// gcd
module gcd (
    input  logic        clk_i,
    input  logic        rst_i,
    input  logic        start_i,
    input  logic [31:0] a_i,
    input  logic [31:0] b_i,
    output logic        busy_o,
    output logic        valid_o,
    output logic [31:0] result_o
);
    logic [31:0] a, a_nxt;
    logic [31:0] b, b_nxt;
    logic [5:0]  k, k_nxt;           
    logic [31:0] result, result_nxt;
    typedef enum logic [3:0] {
        IDLE       = 4'b0000,
        LOAD       = 4'b0001,
        CHK_ZERO   = 4'b0010,
        FACTOR2    = 4'b0011,
        STRIP_A    = 4'b0100,
        STRIP_B    = 4'b0101,
        CMP        = 4'b0110,
        SUB        = 4'b0111,
        DONE       = 4'b1000
    } state_t;
    state_t state, state_nxt;
    logic a_is_zero, b_is_zero;
    logic both_even, a_even, b_even;
    logic a_gt_b;
    logic b_will_be_zero;           
    assign a_is_zero = (a == 0);
  ...
For scale: roughly 1700 cells after synthesis, about 110 flip-flops, ~100 I/O pins, ~10000 µm² of cells after synthesis.
Settings: LEC_CHECK=0, ABC_AREA=1, CAP_MARGIN=10, CELL_PAD_IN_SITES_DETAIL_PLACEMENT=1, CORE_MARGIN=2, CORE_UTILIZATION=58, GPL_TIMING_DRIVEN=0, SETUP_SLACK_MARGIN=1.22, SLEW_MARGIN=20, TNS_END_PERCENT=45; clock period 5.26 ns.
run.sh (not shown) runs the stock make flow with config.mk's settings and CLKGATE_MAP_FILE=.
The starting point stopped in detailed placement.
Edit:
CAP_MARGIN = 20   (was 10)
CELL_PAD_IN_SITES_DETAIL_PLACEMENT = default   (was 1)
CORE_UTILIZATION = 68   (was 58)
CTS_CLUSTER_DIAMETER = 274   (was default)
CTS_CLUSTER_SIZE = 95   (was default)
GPL_TIMING_DRIVEN = default   (was 0)
PLACE_DENSITY = 0.37   (was default)
SETUP_SLACK_MARGIN = default   (was 1.22)
TNS_END_PERCENT = 15   (was 45)
clock period = 3.04 ns   (was 5.26 ns; I/O delays follow)
Now the flow finished but failed the layout checks on setup timing.
Area after synthesis stays the same.
Die size falls by 14%.
Synthesized cell count does not change.


## v31
Starting RTL as in the previous note.
Design gcd, start of the top module:
module gcd (
    input  logic        clk_i,
    input  logic        rst_i,
    input  logic        start_i,
    input  logic [31:0] a_i,
    input  logic [31:0] b_i,
    output logic        busy_o,
    output logic        valid_o,
    output logic [31:0] result_o
);
clock: 3.16 ns
lec_check: 0
abc_area: 0
cap_margin: 20
cell_pad_in_sites_detail_placement: 0
cell_pad_in_sites_global_placement: 0
core_margin: 2
core_utilization: 72
cts_cluster_diameter: 32
cts_cluster_size: 76
min_routing_layer: met1
place_density_lb_addon: 0.01
slew_margin: 20
tns_end_percent: 55
What ended v31 was a tool error in 4_1_cts; the run never finished.
The following lists how v55 was set up differently from v31:
- swapping 2 for 8 in CORE_MARGIN
- swapping 32 for 309 in CTS_CLUSTER_DIAMETER
- swapping 72 for 32 in CORE_UTILIZATION
- swapping 0 for 3 in CELL_PAD_IN_SITES_GLOBAL_PLACEMENT
- swapping 76 for 98 in CTS_CLUSTER_SIZE
- putting CORE_ASPECT_RATIO at 0.5 where nothing was set
- swapping 3.16 for 8.45 in the clock period (ns, I/O delays scaled along)
### Flow results
v55: flow completed, timing, DRC and antenna clean. Diff v31 -> v55: post-synthesis cell count held, weighted congestion at the end of routability-driven global placement went down 19%, share of the core filled by cells before placement went down 40 points.
Inputs modified between v55 and v25:
- PLACE_DENSITY_LB_ADDON no longer set, was 0.01
- HOLD_SLACK_MARGIN now 0.27, previously not set
- CAP_MARGIN now 5, was 20
- CELL_PAD_IN_SITES_GLOBAL_PLACEMENT now 0, was 3
- TNS_END_PERCENT now 5, was 55
- CORE_UTILIZATION now 59, was 32
- CORE_MARGIN now 10, was 8
- PLACE_DENSITY now 0.38, previously not set
### Flow results
The final RePlAce weighted congestion of v25 is higher than that of v55. As far as share of the synthesized netlist area taken by xor and xnor gates goes, v55 and v25 are indistinguishable; the numbers are identical. Diff v55 -> v25 | largest net degree at the start of global routing | decrease of 1. v25 reports a higher time the final worst path needs with I/O delays and setup than v55 does. Compared with v55, v25 shows flop share of the area higher by 0.60 points. [compare] base=v55 new=v25: maximum single-stage delay on the critical path went down 0.10 ns; total wire length after detailed routing now smaller; global-route wire length before repair lower; count of plain and timing-repair buffers shows a reduction of about 6%.
What v2 does differently from v25 at the input level:
- CELL_PAD_IN_SITES_DETAIL_PLACEMENT: 0 -> unset
- CTS_CLUSTER_DIAMETER: 309 -> unset
- CORE_ASPECT_RATIO: 0.5 -> unset
- PLACE_DENSITY: 0.38 -> 0.6
- CELL_PAD_IN_SITES_GLOBAL_PLACEMENT: 0 -> unset
- CTS_CLUSTER_SIZE: 98 -> unset
- TNS_END_PERCENT: 5 -> unset
- CORE_UTILIZATION: 59 -> 40
- ABC_AREA: 0 -> unset
- MIN_ROUTING_LAYER: met1 -> unset
- CORE_MARGIN: 10 -> 2
- HOLD_SLACK_MARGIN: 0.27 -> unset
- CAP_MARGIN: 5 -> 20
- the clock period (ns, I/O delays scaled along): 8.45 -> 6.0
### Flow results
- Delta (v2 minus v25): fraction of the cycle the final worst path needs saw an increase; routed wire length lost 530 um; number of placed instances, taps included rose 8.8%.
- | post-synthesis net count | v2 vs v25 | ≈ equal |
- The total met2 wirelength after detailed routing in v2 sits 1100 um above the value recorded for v25.
The inputs of v6 differ from those of v2 as listed below.
- CORE_UTILIZATION: 40 -> 61
- the clock period (ns, I/O delays scaled along): 6.0 -> 5.02
==> comparison <==
The met3 usage in v6 was higher than what v2 gave. Largest net degree at the start of global routing (higher): v6. Against v2, fmax in v6 rose by a few percent. Summary — combinational share of power, v6 relative to v2: higher, by 3.4 points. Part of the total power dissipated in the clock network, v2 and v6: smaller value in v6.


Setup of trial 74:
Starting RTL as in the previous note.
make LEC_CHECK=0 ABC_AREA=0 CAP_MARGIN=20 CORE_ASPECT_RATIO=1.98 CORE_MARGIN=2 CORE_UTILIZATION=40 CTS_CLUSTER_DIAMETER=379 CTS_CLUSTER_SIZE=98 PLACE_DENSITY_LB_ADDON=0.04 SETUP_SLACK_MARGIN=-0.6 SLEW_MARGIN=20 TNS_END_PERCENT=10 finish   # period 6.0 ns
The following lists how build 35 was set up differently from trial 74:
Settings: SETUP_SLACK_MARGIN: -0.6 -> unset; CTS_CLUSTER_SIZE: 98 -> unset; ABC_AREA: 0 -> unset; PLACE_DENSITY: unset -> 0.6; TNS_END_PERCENT: 10 -> unset; CORE_ASPECT_RATIO: 1.98 -> unset; PLACE_DENSITY_LB_ADDON: 0.04 -> unset; CTS_CLUSTER_DIAMETER: 379 -> unset; the clock period (ns, I/O delays scaled along): 6.0 -> 7.39.
==> comparison <==
In the flow results for trial 74 and build 35, the data arrival time of the critical path is smaller on trial 74. Taking trial 74 as the reference, in build 35 total length of routed met2 wires shrank by 5100 um; worst hold margin barely changed; sum of routed wire length over all layers went down about 12%; area added between synthesis and finish went down by 0.18 points. Build 35: flow completed, timing, DRC and antenna clean. Trial 74: PASS, flow complete, no timing, DRC or antenna violations. o32a_2 as the cell with the biggest individual delay on the critical path was reported by build 35, and a2111oi_0 by trial 74. Total track usage, trial 74 and build 35, higher one = trial 74. Power: build 35 < trial 74. The finished layout cell area was comparable across trial 74 and build 35.


== job 7858 ==
gcd again, from the RTL that the note above started with.
// gcd
module gcd (
    input  logic        clk_i,
    input  logic        rst_i,
    input  logic        start_i,
    input  logic [31:0] a_i,
    input  logic [31:0] b_i,
    output logic        busy_o,
    output logic        valid_o,
    output logic [31:0] result_o
);
Settings: LEC_CHECK=0, ABC_AREA=1, CAP_MARGIN=20, CELL_PAD_IN_SITES_DETAIL_PLACEMENT=0, CELL_PAD_IN_SITES_GLOBAL_PLACEMENT=0, CORE_MARGIN=2, CORE_UTILIZATION=70, CTS_CLUSTER_DIAMETER=26, CTS_CLUSTER_SIZE=76, MIN_ROUTING_LAYER=met1, PLACE_DENSITY_LB_ADDON=0.01, SETUP_SLACK_MARGIN=-0.19, SLEW_MARGIN=20, TNS_END_PERCENT=55; clock period 3.18 ns.
Although it ran to completion, job 7858 produced a layout that fails the final checks because of setup timing.
For job 3777, these inputs were changed with respect to job 7858:
- a change of ABC_AREA from 1 to 0
- an added PLACE_DENSITY of 0.64
- a deleted PLACE_DENSITY_LB_ADDON that had been 0.01
- a change of SETUP_SLACK_MARGIN from -0.19 to 0.47
Findings:
Status: job 3777 FAILED at global routing (tool error)
Job 3777 gives less overall die width than job 7858 did.
The higher number of unique standard cell types used by synthesis of job 7858 and job 3777 is in job 3777.
Die: job 3777 smaller than job 7858
The yosys synthesis chip area in job 3777 sits 7.4% below the value recorded for job 7858.
Job 3777 ended with more cell area after placement than job 7858.
The final reports for job 3777 and job 7858 show worst setup slack before clock tree synthesis lower in the former.
In job 3777 the core region area turned out about 8% lower than in job 7858.
Placer's final routability congestion estimate for job 3777: about 1.6% down relative to job 7858
The number of rows in the core area reported for job 3777 is smaller than that of job 7858 by 2.
Changes in job 9536 relative to job 3777:
- a deleted ABC_AREA that had been 0
- a deleted TNS_END_PERCENT that had been 55
- a deleted PLACE_DENSITY that had been 0.64
- a deleted CTS_CLUSTER_DIAMETER that had been 26
- a deleted CELL_PAD_IN_SITES_DETAIL_PLACEMENT that had been 0
- a deleted CTS_CLUSTER_SIZE that had been 76
- a deleted CELL_PAD_IN_SITES_GLOBAL_PLACEMENT that had been 0
- a deleted MIN_ROUTING_LAYER that had been met1
- a deleted SETUP_SLACK_MARGIN that had been 0.47
- a change of CORE_UTILIZATION from 70 to 64
- a change of the clock period (ns, I/O delays scaled along) from 3.18 to 4.26
[summary]
- STATUS run=job 9536 STAGES=ALL_DONE FINAL_CHECKS=FAILED CAUSE=setup timing
- Job 9536 reports a lower cell count after placement than job 3777 does.
- On die size, job 3777 beats job 9536.
- Taking job 3777 as the reference point, the y dimension of the die of job 9536 rises by about 4.4%.
- Area of the core was higher in the run labelled job 9536.
Power figures rest on the tool's default switching activity, not on a simulated workload.
